==> inputs of harbor <==
## tt_um_control_top
module tt_um_control_top #(
  parameter ADDRW = 24,
  parameter OPCODEW = 2,
  parameter REQ_QDEPTH = 4,
  parameter COMP_QDEPTH = 4
  ) (
    input  wire       ena,       
    input  wire       clk,       
    input  wire       rst_n,     
    input  wire [7:0] ui_in, 
    output wire [7:0] uo_out, 
    input  wire [7:0] uio_in,     
    output wire [7:0] uio_out, 
    output wire [7:0] uio_oe      
);
Settings: LEC_CHECK=0, ABC_AREA=1, CAP_MARGIN=0, CORE_ASPECT_RATIO=0.99, CORE_MARGIN=2, CORE_UTILIZATION=72, CTS_CLUSTER_DIAMETER=397, CTS_CLUSTER_SIZE=15, HOLD_SLACK_MARGIN=0.29, PLACE_DENSITY_LB_ADDON=0.03, SETUP_SLACK_MARGIN=0.84, SLEW_MARGIN=40; clock period 3.26 ns.
run.sh (not shown) runs the stock make flow with config.mk's settings and CLKGATE_MAP_FILE=.
==> umber: changes against harbor <==
==> flow/config.mk (replaced) <==
export PLATFORM = sky130hd
export DESIGN_NAME = tt_um_control_top
export DESIGN_NICKNAME = tt_um_control_top
export VERILOG_FILES = /design/flow/design.v
export SDC_FILE = /design/flow/constraint.sdc
export NUM_CORES = 4
export LEC_CHECK = 0
export CAP_MARGIN = 20
export CORE_MARGIN = 2
export CORE_UTILIZATION = 71
export PLACE_DENSITY = 0.37
export SLEW_MARGIN = 20
==> flow/constraint.sdc (replaced) <==
create_clock -name core_clock -period 10.2 [get_ports {clk}]
set_input_delay 2.0400 -clock core_clock [delete_from_list [all_inputs] [get_ports {clk}]]
set_output_delay 2.0400 -clock core_clock [all_outputs]
set_load 0.01 [all_outputs]
==> pepper: changes against harbor <==
==> flow/config.mk (replaced) <==
export PLATFORM = sky130hd
export DESIGN_NAME = tt_um_control_top
export DESIGN_NICKNAME = tt_um_control_top
export VERILOG_FILES = /design/flow/design.v
export SDC_FILE = /design/flow/constraint.sdc
export NUM_CORES = 4
export LEC_CHECK = 0
export ABC_AREA = 1
export CAP_MARGIN = 20
export CORE_MARGIN = 2
export CORE_UTILIZATION = 71
export PLACE_DENSITY = 0.37
export SLEW_MARGIN = 20
export TNS_END_PERCENT = 10
==> flow/constraint.sdc (replaced) <==
create_clock -name core_clock -period 7.34 [get_ports {clk}]
set_input_delay 1.4680 -clock core_clock [delete_from_list [all_inputs] [get_ports {clk}]]
set_output_delay 1.4680 -clock core_clock [all_outputs]
set_load 0.01 [all_outputs]
==> summary of the runs <==
In umber the synthesized cell count is smaller than in harbor, by 36%.
Worst hold slack: harbor is worse than pepper (0.0096 ns).
Combinational power: umber < pepper < harbor.
Die area: harbor is higher than umber (3.1%).
Core utilization, lowest first: pepper, umber, harbor.
umber passed the timing, design-rule and antenna checks. pepper finished clean. harbor finished with timing, DRC and antenna clean.
==> figures <==
Run status: pepper complete, no violations; harbor complete, no violations; umber complete, no violations
Data arrival time of the critical path: pepper 4.01 ns; harbor 2.26 ns; umber 3.74 ns
Data required time of the critical path: pepper 5.87 ns; harbor 2.61 ns; umber 8.16 ns
Non-clock buffers: pepper 80; harbor 178; umber 69
Comb. cell area: pepper 0.01265 sq mm; harbor 0.01285 sq mm; umber 0.01277 sq mm
Power Total: pepper 0.01400 W; harbor 0.03047 W; umber 0.008736 W
Met1 Wirelength: pepper 39,720 microns; harbor 39,880 microns; umber 35,390 microns
Combinational cell fraction of total power: pepper 26.2%; harbor 30.7%; umber 21.1%
First-pass GRT wire length: pepper 153,600 microns; harbor 158,700 microns; umber 137,500 microns
Post-synthesis compound-gate area fraction: pepper 15.55%; harbor 15.55%; umber 12.17%
Largest net degree at the start of global routing: pepper 174; harbor 158; umber 187
No activity file was given, so power comes from the tool's default toggle rates.
